==> inputs of job 7765 <==
==> flow/design.v (excerpt) <==
module main(
    input clk,rst,start,
    input [3:0]ip,
    output reg [59:0]ans,
    output reg finish
    );
Settings: LEC_CHECK=0, CAP_MARGIN=35, CELL_PAD_IN_SITES_GLOBAL_PLACEMENT=2, CORE_ASPECT_RATIO=0.62, CORE_MARGIN=2, CORE_UTILIZATION=67, CTS_CLUSTER_SIZE=41, GPL_ROUTABILITY_DRIVEN=1, GPL_TIMING_DRIVEN=1, HOLD_SLACK_MARGIN=0.26, SETUP_SLACK_MARGIN=1.0, SLEW_MARGIN=5, TNS_END_PERCENT=30; clock period 14.0 ns.
run.sh (not shown) runs the stock make flow with config.mk's settings and CLKGATE_MAP_FILE=.
==> job 7394: changes against job 7765 <==
Settings changed: ABC_AREA set to 1, CAP_MARGIN 35 to 40, CELL_PAD_IN_SITES_GLOBAL_PLACEMENT 2 to not set, CORE_ASPECT_RATIO 0.62 to not set, CORE_UTILIZATION 67 to 72, CTS_CLUSTER_DIAMETER set to 388, CTS_CLUSTER_SIZE 41 to 16, GPL_ROUTABILITY_DRIVEN 1 to not set, GPL_TIMING_DRIVEN 1 to not set, HOLD_SLACK_MARGIN 0.26 to not set, PLACE_DENSITY_LB_ADDON set to 0.06, SETUP_SLACK_MARGIN 1.0 to -0.92, SLEW_MARGIN 5 to 20, TNS_END_PERCENT 30 to not set.
==> flow/constraint.sdc (replaced) <==
create_clock -name core_clock -period 13.5 [get_ports {clk}]
set_input_delay 2.7000 -clock core_clock [delete_from_list [all_inputs] [get_ports {clk}]]
set_output_delay 2.7000 -clock core_clock [all_outputs]
set_load 0.01 [all_outputs]
==> summary of the runs <==
Job 7394 completed and failed the layout checks on negative setup slack. Job 7765 died in 3_1_place_gp_skip_io (GPL-0301). Against job 7394, the area after synthesis of job 7765 is smaller by about 2.8%. In job 7765 the synthesized cell count is smaller than in job 7394, by about 27%. Of job 7765 and job 7394, job 7765 has the higher die area (gap about 4.5%, measured against job 7394).

========
==> inputs of 01-15 <==
==> flow/design.v <==
`timescale 1ns / 1ps
module main(
    input clk,rst,start,
    input [3:0]ip,
    output reg [59:0]ans,
    output reg finish
    );
    parameter [6:0]addr_max=100;
    reg [59:0]max,adder;
    reg [3:0]bram[addr_max-1:0];
    reg [6:0]addr,index,index_max;
    reg [3:0]state;
    always @(posedge clk)
    begin
        if(rst)
        begin
            addr<=0;ans<=0;max<=0;
            index<=0;index_max<=addr_max-12;
            state<=0;
            finish<=1;
        end
        else 
        begin
            case(state)
            0:
            begin
                addr<=0;ans<=adder;max<=0;
                index<=0;index_max<=addr_max-12;
                if(start)
                begin
                    finish<=0;
                    state<=1;
                end
                else finish<=1;
            end
            1:
            begin
                if(addr>=addr_max)
                begin
                    state<=2;
                    addr<=0;
                end
                else 
                begin
                    bram[addr]<=ip;
                    addr<=addr+1;
                end
            end
            2:
            begin
                if(addr<=index_max) 
                begin
                    if(bram[addr]>max[3:0])
                    begin
                        index<=addr;    
                        max[3:0]<=bram[addr];
                    end
                    addr<=addr+1;
                end
                else
                begin
                    addr<=index+1;
                    if(index_max>=99)state<=0;
                    else 
                    begin
                        index_max<=index_max+1;       
                        max<=max<<4;
                    end
                end
            end
            endcase        
        end   
    end
    reg [15:0]c;
    wire [15:0]cin={c[15:1],1'b0};
    genvar i;
    generate 
        for(i=1;i<16;i=i+1)
        begin:bcd_adder
            always @(*)
            begin
                if(rst) 
                begin
                    adder[4*i-1:4*(i-1)]=0;
                    c[i]=0;
                end
                else if(cin[i-1]+max[4*i-1:4*(i-1)]+ans[4*i-1:4*(i-1)]>9)
                begin
                    adder[4*i-1:4*(i-1)]=cin[i-1]+ans[4*i-1:4*(i-1)]+max[4*i-1:4*(i-1)]-10;
                    c[i]=1;
                end
                else
                begin
                    adder[4*i-1:4*(i-1)]=cin[i-1]+ans[4*i-1:4*(i-1)]+max[4*i-1:4*(i-1)];
                    c[i]=0;
                end
            end
        end
    endgenerate
endmodule
==> flow/run.sh <==
#!/bin/bash
# the make line also repeats each setting of config.mk as NAME=value (left out here)
make -C /OpenROAD-flow-scripts/flow DESIGN_CONFIG=/design/flow/config.mk WORK_HOME=/design/flow/orfs CLKGATE_MAP_FILE= finish
==> flow/config.mk <==
export PLATFORM = sky130hd
export DESIGN_NAME = main
export DESIGN_NICKNAME = main
export VERILOG_FILES = /design/flow/design.v
export SDC_FILE = /design/flow/constraint.sdc
export NUM_CORES = 4
export LEC_CHECK = 0
export ABC_AREA = 1
export CAP_MARGIN = 5
export CORE_MARGIN = 2
export CORE_UTILIZATION = 72
export CTS_CLUSTER_DIAMETER = 388
export CTS_CLUSTER_SIZE = 16
export HOLD_SLACK_MARGIN = 0.29
export PLACE_DENSITY = 0.42
export SETUP_SLACK_MARGIN = -0.92
export SLEW_MARGIN = 20
==> flow/constraint.sdc <==
create_clock -name core_clock -period 13.5 [get_ports {clk}]
set_input_delay 2.7000 -clock core_clock [delete_from_list [all_inputs] [get_ports {clk}]]
set_output_delay 2.7000 -clock core_clock [all_outputs]
set_load 0.01 [all_outputs]
==> inputs of 09-02, as changes to 01-15 <==
- ABC_AREA: 1 -> unset
- CAP_MARGIN: 5 -> 20
- CORE_UTILIZATION: 72 -> 58
- CTS_CLUSTER_DIAMETER: 388 -> unset
- CTS_CLUSTER_SIZE: 16 -> 14
- HOLD_SLACK_MARGIN: 0.29 -> unset
- PLACE_DENSITY: 0.42 -> unset
- SETUP_SLACK_MARGIN: -0.92 -> 2.23
- TNS_END_PERCENT: unset -> 5
==> flow/constraint.sdc (replaced) <==
create_clock -name core_clock -period 17.4 [get_ports {clk}]
set_input_delay 3.4800 -clock core_clock [delete_from_list [all_inputs] [get_ports {clk}]]
set_output_delay 3.4800 -clock core_clock [all_outputs]
set_load 0.01 [all_outputs]
==> inputs of 09-23, as changes to 01-15 <==
- ABC_AREA: 1 -> unset
- CAP_MARGIN: 5 -> 20
- CORE_UTILIZATION: 72 -> 70
- CTS_CLUSTER_DIAMETER: 388 -> unset
- CTS_CLUSTER_SIZE: 16 -> 22
- HOLD_SLACK_MARGIN: 0.29 -> unset
- PLACE_DENSITY: 0.42 -> unset
- PLACE_DENSITY_LB_ADDON: unset -> 0.0
- SETUP_SLACK_MARGIN: -0.92 -> 3.89
==> flow/constraint.sdc (replaced) <==
create_clock -name core_clock -period 13.6 [get_ports {clk}]
set_input_delay 2.7200 -clock core_clock [delete_from_list [all_inputs] [get_ports {clk}]]
set_output_delay 2.7200 -clock core_clock [all_outputs]
set_load 0.01 [all_outputs]
==> inputs of 01-21, as changes to 01-15 <==
- ABC_AREA: 1 -> unset
- CAP_MARGIN: 5 -> 0
- CELL_PAD_IN_SITES_DETAIL_PLACEMENT: unset -> 2
- CORE_ASPECT_RATIO: unset -> 1.62
- CORE_MARGIN: 2 -> 7
- CORE_UTILIZATION: 72 -> 45
- CTS_CLUSTER_DIAMETER: 388 -> unset
- CTS_CLUSTER_SIZE: 16 -> 87
- GPL_TIMING_DRIVEN: unset -> 0
- HOLD_SLACK_MARGIN: 0.29 -> -0.06
- PLACE_DENSITY: 0.42 -> 0.48
- SETUP_SLACK_MARGIN: -0.92 -> unset
- SLEW_MARGIN: 20 -> 0
- TNS_END_PERCENT: unset -> 45
==> flow/constraint.sdc (replaced) <==
create_clock -name core_clock -period 25.0 [get_ports {clk}]
set_input_delay 5.0000 -clock core_clock [delete_from_list [all_inputs] [get_ports {clk}]]
set_output_delay 5.0000 -clock core_clock [all_outputs]
set_load 0.01 [all_outputs]
==> qor summary <==
                                                                         01-21                 01-15                 09-02                 09-23
Run status                                                      finished clean       failed layout checks  failed layout checks  failed layout checks
Reasons for failing layout checks                                            -  negative setup slack  negative setup slack  negative setup slack
Avg Vias per Cell                                                         5.85                  5.99                  5.82                  6.45
HPWL after detailed placement                                         62600 um              39100 um              37000 um              37700 um
Number of buffers other than clock buffers in the final layout             191                   188                   174                   254
Well tap count                                                             734                   468                   592                   468
Top layer used by detailed routing                                        met4                  met5                  met4                  met4
Setup_tns                                                                 0 ns             -56.58 ns             -23.08 ns             -87.82 ns
Slowest Stage Delay on Critical Path                                   0.45 ns               0.46 ns               0.37 ns               0.38 ns
Setup repair after global routing missed its margin                          -                  true                  true                  true
Post-route cell area                                               30100 sq um           29600 sq um           30200 sq um           30800 sq um
Sw Pwr                                                                0.465 mW              0.783 mW              0.627 mW              0.837 mW
Cell Area, Synth                                                   26000 sq um           26700 sq um           26000 sq um           26000 sq um
Mean routed wirelength per cell                                        28.9 um               19.1 um               20.3 um               23.4 um
Worst Min Path Start                                                   max[35]                finish               max[16]               max[56]
Net total in the final layout                                             2314                  3008                  2300                  2378
Proportion of power drawn by the clock network                           43.1%                 33.7%                 44.8%                 43.4%
Area taken by multi-input logic gates                              10200 sq um           10300 sq um           10300 sq um           10500 sq um
Share of synthesized cell area in and, or, nand and nor gates            9.65%                 20.4%                 9.65%                 9.65%
Worst path buffer plus inverter count                                       17                    17                    16                    17
Capturing element of the worst setup path                              ans[58]               ans[58]               ans[58]               ans[57]
Core ar.                                                           56800 sq um           36500 sq um           44200 sq um           36500 sq um
Sequential portion of the cell area                                      50.0%                 51.0%                 49.9%                 48.9%
Critical-path maximum fanout                                                10                     6                     3                     2
Vias after detailed routing                                              17200                 19900                 16200                 17600
Power and IR drop assume default switching activity.
